## run A
Design enc_bundler_top, start of the top module:
module enc_bundler_top(
	input  wire 						clk,
	input  wire 						nrst,
	input  wire 						bundling_features,
	input  wire [617-1:0]	bits_to_bundle,
	output logic 						encoded_bit
	);
Size in the first run: ~1700 cells after synthesis, roughly 1 flip-flops, about 620 I/O pins, ~0.017 mm^2 of cells after synthesis.
Settings: LEC_CHECK=0, ABC_AREA=1, CAP_MARGIN=20, CORE_ASPECT_RATIO=0.5, CORE_MARGIN=2, CORE_UTILIZATION=72, CTS_CLUSTER_DIAMETER=352, CTS_CLUSTER_SIZE=99, HOLD_SLACK_MARGIN=0.17, PLACE_DENSITY=0.6, SETUP_SLACK_MARGIN=0.97, SLEW_MARGIN=20; clock period 3.29 ns.
run.sh (not shown) runs the stock make flow with config.mk's settings and CLKGATE_MAP_FILE=.
Run A never completed, since it errored out during detailed placement (3_5_place_dp).
#### Input delta (run B over run A)
- CORE_UTILIZATION changed from 72 to 40
- ABC_AREA removed (was 1)
- CTS_CLUSTER_SIZE removed (was 99)
- SETUP_SLACK_MARGIN removed (was 0.97)
- CTS_CLUSTER_DIAMETER removed (was 352)
- HOLD_SLACK_MARGIN removed (was 0.17)
- CORE_ASPECT_RATIO removed (was 0.5)
- the clock period (ns, I/O delays scaled along) changed from 3.29 to 11.8
Findings:
- Run A never completed; the flow aborted with a tool error in detailed placement (3_5_place_dp).
- Run B ran to completion and came out clean on the timing, DRC and antenna checks.
- Vertical die size was lower in the run labelled run A.
- Looking at area share of and-or/or-and cells after synthesis across run B and run A, the one that comes out higher is run B.
- Compared with run A, run B shows routability congestion estimate that has gone down by more than 10%.
- Starting density of the core was higher in run A than in run B.
- From run A to run B the numbers moved as follows: area figure in the yosys stat output fell 0.51%, synthesized area saw a decrease, count of distinct cell types in the synthesized netlist +17, row count now larger, chip area shows an increase of about 80%.
- Compared with run A, count of mapped cells out of synthesis in run B decreased by a few percent.
Relative to run B, the following input files were edited for run C:
- setting CTS_CLUSTER_SIZE to 76 for the first time
- removing PLACE_DENSITY (formerly 0.6)
- setting ABC_AREA to 1 for the first time
- setting CTS_CLUSTER_DIAMETER to 313 for the first time
- changing CORE_UTILIZATION from 40 to 70
- changing the clock period (ns, I/O delays scaled along) from 11.8 to 5.2
==> comparison <==
Per the comparison of run C with run B, adder-cell area share of the yosys netlist now sits lower, tally of unique sky130hd cells used after synthesis dropped 17, netlist area before placement now larger, part of the Yosys area used for sequential elements ~0 delta, post-synthesis share of cell area spent on and-or and or-and gates -0.66 points.
Run C: it failed during I/O pin placement (3_2_place_iop), and the tool reported PPL-0024.

---

## try-willow
Starting RTL as in the previous note.
Design enc_bundler_top, start of the top module:
module enc_bundler_top(
	input  wire 						clk,
	input  wire 						nrst,
	input  wire 						bundling_features,
	input  wire [617-1:0]	bits_to_bundle,
	output logic 						encoded_bit
	);
Settings: LEC_CHECK=0, ABC_AREA=1, CAP_MARGIN=20, CORE_MARGIN=2, CORE_UTILIZATION=56, CTS_CLUSTER_DIAMETER=371, CTS_CLUSTER_SIZE=99, PLACE_DENSITY_LB_ADDON=0.16, SLEW_MARGIN=20, TNS_END_PERCENT=20; clock period 8.27 ns.
No crash in try-willow: every stage finished, but the layout fails its final checks due to negative setup slack.
Inputs modified between try-willow and try-yarrow:
- a deleted ABC_AREA that had been 1
- a deleted CTS_CLUSTER_DIAMETER that had been 371
- an added PLACE_DENSITY of 0.6
- a deleted TNS_END_PERCENT that had been 20
- a change of CORE_UTILIZATION from 56 to 42
- a deleted CTS_CLUSTER_SIZE that had been 99
- a deleted PLACE_DENSITY_LB_ADDON that had been 0.16
- a change of the clock period (ns, I/O delays scaled along) from 8.27 to 11.8
Notes after the runs:
try-yarrow: PASS, flow complete, no timing, DRC or antenna violations. Compared try-yarrow against try-willow; sequential share of layout area within noise. On try-yarrow: measured slew at the worst slew-check pin is 0.081 ns higher than what try-willow gave. Simple-gate area share of the yosys netlist: try-yarrow < try-willow. The critical path data required time of try-yarrow exceeds that of try-willow by 3.50 ns. The via count number comes out lower for try-yarrow vs try-willow. Relative to try-willow, relative area change from synthesis to final layout has increased by 1.7 points in try-yarrow. Summary of the comparison: synthesized area is lower in try-yarrow, relative to try-willow. Total number of tap cells was higher in the run labelled try-yarrow. In the final reports, the cell area of try-yarrow is larger than that of try-willow. Logic area: try-yarrow vs try-willow — no meaningful difference.
What try-raven does differently from try-yarrow at the input level:
- CTS_CLUSTER_DIAMETER newly set to 352
- CORE_UTILIZATION changed from 42 to 72
- CTS_CLUSTER_SIZE newly set to 99
- ABC_AREA newly set to 1
- SETUP_SLACK_MARGIN newly set to 0.97
- the clock period (ns, I/O delays scaled along) changed from 11.8 to 3.29
Findings:
- As far as share of flip-flops with an asynchronous set or reset after synthesis goes, try-raven and try-yarrow are indistinguishable; the numbers are identical.
- Post-synth net total: try-raven > try-yarrow
- The mux share of post-synthesis cell area was comparable across try-raven and try-yarrow.
- try-raven vs try-yarrow on core area: try-raven is the lower one.
- try-raven did not finish; a tool error ended it in 3_2_place_iop.
- Changes observed in try-raven relative to try-yarrow: aoi/oai-family share of the synthesized area shrank by 0.66 points, cell count after synthesis now larger.
- Netlist area before placement, try-raven and try-yarrow: lower on try-yarrow
Changes in try-tundra relative to try-raven:
- a deleted CTS_CLUSTER_DIAMETER that had been 352
- a deleted PLACE_DENSITY that had been 0.6
- a deleted CTS_CLUSTER_SIZE that had been 99
- a change of CORE_UTILIZATION from 72 to 56
- a deleted ABC_AREA that had been 1
- a deleted SETUP_SLACK_MARGIN that had been 0.97
- a change of the clock period (ns, I/O delays scaled along) from 3.29 to 6.53
--- outcome ---
Layout checks on try-tundra: not met. Flow itself completed; violations: negative setup slack.
Compared to try-raven, try-tundra has synthesized cell count about 2% lower.
Max area fraction in compound gates across try-tundra and try-raven: try-tundra
Area figure in the yosys stat output, try-tundra and try-raven, higher one = try-raven.
Changes observed in try-tundra relative to try-raven: xor-xnor portion of the synthesized cell area ~0 delta; total standard cell area after synthesis went down 86 µm².
The core utilization at floorplan of try-tundra falls short of that of try-raven by 16 points.
Row number of core rows: try-tundra higher / try-raven lower
Taking try-raven as the reference, in try-tundra yosys stat cell total -about 2%; die width increased 20 µm; adder-cell share of the synthesized area rose 0.39 points; floorplan net count down 35.

---

== job 1755 ==
The RTL this note starts from:
==> flow/design.v <==
module enc_bundler(
	input wire 						bundling_features,
    input wire [617-1:0]	bits_to_bundle,
    output wire 					thresholded_bit
    );
	localparam integer ENCODING_BIT_THR = 6;
    logic [1:0] tree_add_lvl_0	[0:307];
    wire  [2:0] tree_add_lvl_1	[0:153];
    wire  [3:0] tree_add_lvl_2	[0:76];
    wire  [4:0] tree_add_lvl_3	[0:38];
    wire  [5:0] tree_add_lvl_4	[0:18];
    wire  [6:0] tree_add_lvl_5	[0:9];
    wire  [7:0] tree_add_lvl_6	[0:4];
    wire  [8:0] tree_add_lvl_7	[0:1];
    wire  [9:0] tree_add_lvl_8;
    wire  [9:0] accumulated_sum;
	always_comb begin
			for (int i = 0; i < 308; i++ ) begin
			  tree_add_lvl_0[i] = bits_to_bundle[2*i] + bits_to_bundle[(2*i)+1];
			end
	end
    for (genvar i = 0; i < 154; i++ ) begin
      assign tree_add_lvl_1[i] = tree_add_lvl_0[2*i] + tree_add_lvl_0[(2*i)+1];
    end
    for (genvar i = 0; i < 77; i++ ) begin
      assign tree_add_lvl_2[i] = tree_add_lvl_1[2*i] + tree_add_lvl_1[(2*i)+1];
    end
    for (genvar i = 0; i < 38; i++ ) begin
      assign tree_add_lvl_3[i] = tree_add_lvl_2[2*i] + tree_add_lvl_2[(2*i)+1];
    end
    assign tree_add_lvl_3[38] = tree_add_lvl_2[76] + bits_to_bundle[616];
    for (genvar i = 0; i < 19; i++ ) begin
      assign tree_add_lvl_4[i] = tree_add_lvl_3[2*i] + tree_add_lvl_3[(2*i)+1];
    end
    for (genvar i = 0; i < 9; i++ ) begin
      assign tree_add_lvl_5[i] = tree_add_lvl_4[2*i] + tree_add_lvl_4[(2*i)+1];
    end
    assign tree_add_lvl_5[9] = tree_add_lvl_4[18] + tree_add_lvl_3[38];
    for (genvar i = 0; i < 5; i++ ) begin
      assign tree_add_lvl_6[i] = tree_add_lvl_5[2*i] + tree_add_lvl_5[(2*i)+1];
    end
    for (genvar i = 0; i < 2; i++ ) begin
      assign tree_add_lvl_7[i] = tree_add_lvl_6[2*i] + tree_add_lvl_6[(2*i)+1];
    end
    assign tree_add_lvl_8 = tree_add_lvl_7[0] + tree_add_lvl_7[1];
    assign accumulated_sum = tree_add_lvl_8 + tree_add_lvl_6[4]; 
    assign thresholded_bit = (accumulated_sum > ENCODING_BIT_THR) ? 1'b1 : 1'b0;
endmodule  
module enc_bundler_top(
	input  wire 						clk,
	input  wire 						nrst,
	input  wire 						bundling_features,
	input  wire [617-1:0]	bits_to_bundle,
	output logic 						encoded_bit
	);
	wire thresholded_bit;
	enc_bundler ENC_BUNDLER(
		.bundling_features					(bundling_features),
		.bits_to_bundle						(bits_to_bundle),
		.thresholded_bit					(thresholded_bit)
	);
	always_ff @(posedge clk or negedge nrst) begin
		if (!nrst) begin
			encoded_bit <= 1'b0;
		end
		else if (bundling_features) begin
			encoded_bit <= thresholded_bit;
		end
		else begin
			encoded_bit <= encoded_bit;
		end
	end
endmodule
clock: 12.5 ns
lec_check: 0
cap_margin: 20
cell_pad_in_sites_global_placement: 1
core_aspect_ratio: 1.2
core_margin: 2
core_utilization: 45
cts_cluster_diameter: 80
cts_cluster_size: 72
gpl_routability_driven: 1
gpl_timing_driven: 0
max_routing_layer: met5
place_density_lb_addon: 0.24
setup_slack_margin: -1.24
slew_margin: 20
tns_end_percent: 10
Job 1755: no failed stages, no open violations at the end
[inputs] job 1330 vs job 1755
- CTS_CLUSTER_DIAMETER: 80 -> 224
- CTS_CLUSTER_SIZE: 72 -> unset
- PLACE_DENSITY_LB_ADDON: 0.24 -> 0.15
- CORE_UTILIZATION: 45 -> 37
- CELL_PAD_IN_SITES_DETAIL_PLACEMENT: unset -> 1
- SETUP_SLACK_MARGIN: -1.24 -> 0.3
- GPL_TIMING_DRIVEN: 0 -> 1
- TNS_END_PERCENT: 10 -> 95
- CORE_ASPECT_RATIO: 1.2 -> 0.54
- SLEW_MARGIN: 20 -> 30
Notes after the runs:
- Against job 1755, length of routed met2 wiring in job 1330 fell slightly.
- Area of the core for job 1330: 22% up relative to job 1755
- Job 1330: share of cell area taken by multi-input logic gates is 0.31 points lower than what job 1755 reported.
- Compared with job 1755, in job 1330 final area +about 0.7%; maximum frequency down 0.00044 GHz.
- On wire length, the higher figure sits with job 1330, not job 1755.
- Job 1330 against job 1755: global-route track usage on met2 lost 8.4 points; area growth from synthesis to layout rose by 1.0 points; weighted congestion reported at the end of routability-driven placement increased 0.023.
diff inputs: job 1330 => job 8660
- SLEW_MARGIN now 20, was 30
- CTS_CLUSTER_SIZE now 90, previously not set
- CORE_ASPECT_RATIO no longer set, was 0.54
- GPL_ROUTABILITY_DRIVEN no longer set, was 1
- CORE_UTILIZATION now 27, was 37
- SETUP_SLACK_MARGIN no longer set, was 0.3
- MAX_ROUTING_LAYER no longer set, was met5
- TNS_END_PERCENT now 10, was 95
- CTS_CLUSTER_DIAMETER now 395, was 224
- CELL_PAD_IN_SITES_GLOBAL_PLACEMENT no longer set, was 1
- MIN_ROUTING_LAYER now met1, previously not set
- GPL_TIMING_DRIVEN no longer set, was 1
- PLACE_DENSITY now 0.81, previously not set
- CELL_PAD_IN_SITES_DETAIL_PLACEMENT no longer set, was 1
- PLACE_DENSITY_LB_ADDON no longer set, was 0.15
==> results <==
- Changes observed in job 8660 relative to job 1330: total placed instance area went up by 310 sq um.
- Die size (job 8660 / job 1330): 1.4
- After detailed routing, job 1330 needs less wire than job 8660.
- Compared with job 1330, in job 8660 placeable core region shows an increase of about 37%; maximum frequency shows a reduction of 0.41%; met2 track demand over resource in global routing shows a reduction of 8.1 points.
- Relative to job 1330, the number of global-route vias before repair measured on job 8660 has decreased by a few percent.

---

build 44:
RTL: the design.v shown in full above, as it stands there.
Settings: LEC_CHECK=0, CAP_MARGIN=20, CORE_MARGIN=2, CORE_UTILIZATION=65, CTS_CLUSTER_SIZE=48, SLEW_MARGIN=20; clock period 10.9 ns.
Build 44 did not finish: a tool error stopped it during I/O pin placement (3_2_place_iop).
Here is what was changed in the inputs of build 98 compared with build 44.
- swapping 65 for 40 in CORE_UTILIZATION
- putting PLACE_DENSITY at 0.6 where nothing was set
- clearing CTS_CLUSTER_SIZE, which used to be 48
- swapping 10.9 for 12.5 in the clock period (ns, I/O delays scaled along)
Findings:
- Every stage of the flow completed for build 98, and the final layout passed the timing, DRC and antenna checks.
- Chip width, build 98 vs build 44: up by more than a quarter
- Number of flip-flops and latches in the synthesized netlist: build 44 vs build 98 identical
- In the flow results for build 98 and build 44, the effective utilization at floorplan is larger on build 44.
- Share of synthesized cell area in full adder, half adder and majority cells came out exactly the same in build 98 and build 44.
- Build 44 -> build 98: synthesized cell count delta 0, exact match
- [compare] base=build 44 new=build 98: synthesis area per yosys shows no meaningful change; area after synthesis neither gained nor lost much.
- Per the comparison of build 98 with build 44, placement row count rose by 17, vertical die dimension rose by 27%, die size rose by about 60%, count of flip-flops with a built-in enable after synthesis stayed essentially flat.
#### Input delta (build 93 over build 98)
- an added CTS_CLUSTER_DIAMETER of 272
- an added CTS_CLUSTER_SIZE of 90
- a change of CORE_MARGIN from 2 to 9
- an added CORE_ASPECT_RATIO of 0.5
- a change of CORE_UTILIZATION from 40 to 55
- an added MIN_ROUTING_LAYER of met1
- a change of PLACE_DENSITY from 0.6 to 0.35
==> results <==
- Build 93 went all the way through synthesis, placement and routing and the layout is clean on timing, DRC and antenna.
- [compare] base=build 98 new=build 93: setup slack lost 0.20 ns; placed instance count lost 148.
- Per the comparison of build 93 with build 98, worst hold slack after final layout higher; utilization of the core after routing higher; core outline area lower; wire length higher.
- Comparing build 98 and build 93, the higher transition time of the tightest slew-check pin was measured on build 98.
- Cmp build 93 vs build 98: global-route usage higher in build 93
Relative to build 93, the following input files were edited for build 38:
- PLACE_DENSITY_LB_ADDON newly set to 0.04
- CORE_ASPECT_RATIO removed (was 0.5)
- CORE_UTILIZATION changed from 55 to 27
- CTS_CLUSTER_DIAMETER changed from 272 to 281
- CORE_MARGIN changed from 9 to 2
- PLACE_DENSITY removed (was 0.35)
- MIN_ROUTING_LAYER changed from met1 to met2
- TNS_END_PERCENT newly set to 10
- SETUP_SLACK_MARGIN newly set to -0.88
==> comparison <==
Cell row count, build 38 and build 93: lower on build 93
Compared with build 93, in build 38 finished layout cell area now larger.
From build 93 to build 38 the numbers moved as follows: sequential share of layout area shows no meaningful change, global routing usage on met2 saw a decrease, adder and majority cell fraction of the synthesized area held steady, fraction of the core area occupied by cells at floorplan decreased by 30 points relative to the old numbers, setup slack increased 0.020 ns.
Build 93 has a lower transition time at the pin with the least slew margin than build 38.
Build 93 → build 38: final critical-path required period has decreased.
## Diff of input files: build 76 against build 38
- GPL_TIMING_DRIVEN: unset -> 0
- MIN_ROUTING_LAYER: met2 -> met1
- CORE_UTILIZATION: 27 -> 55
- TNS_END_PERCENT: 10 -> 5
- PLACE_DENSITY: unset -> 0.61
- SETUP_SLACK_MARGIN: -0.88 -> unset
- PLACE_DENSITY_LB_ADDON: 0.04 -> unset
- CTS_CLUSTER_DIAMETER: 281 -> 272
Results
When build 76 is measured against build 38, its shortest period the worst path allows turns out 0.0038 ns higher.
Between build 76 and build 38, cell count after placement is higher for build 38, build 76 comes in under that.
Number of standard cells in the layout, taps in and fillers out (build 76 vs. build 38) decreases by more than 10%
Wire length of the first global-routing pass for build 76: about 6.4% down relative to build 38
Summary of build 76 over build 38: die area went down.
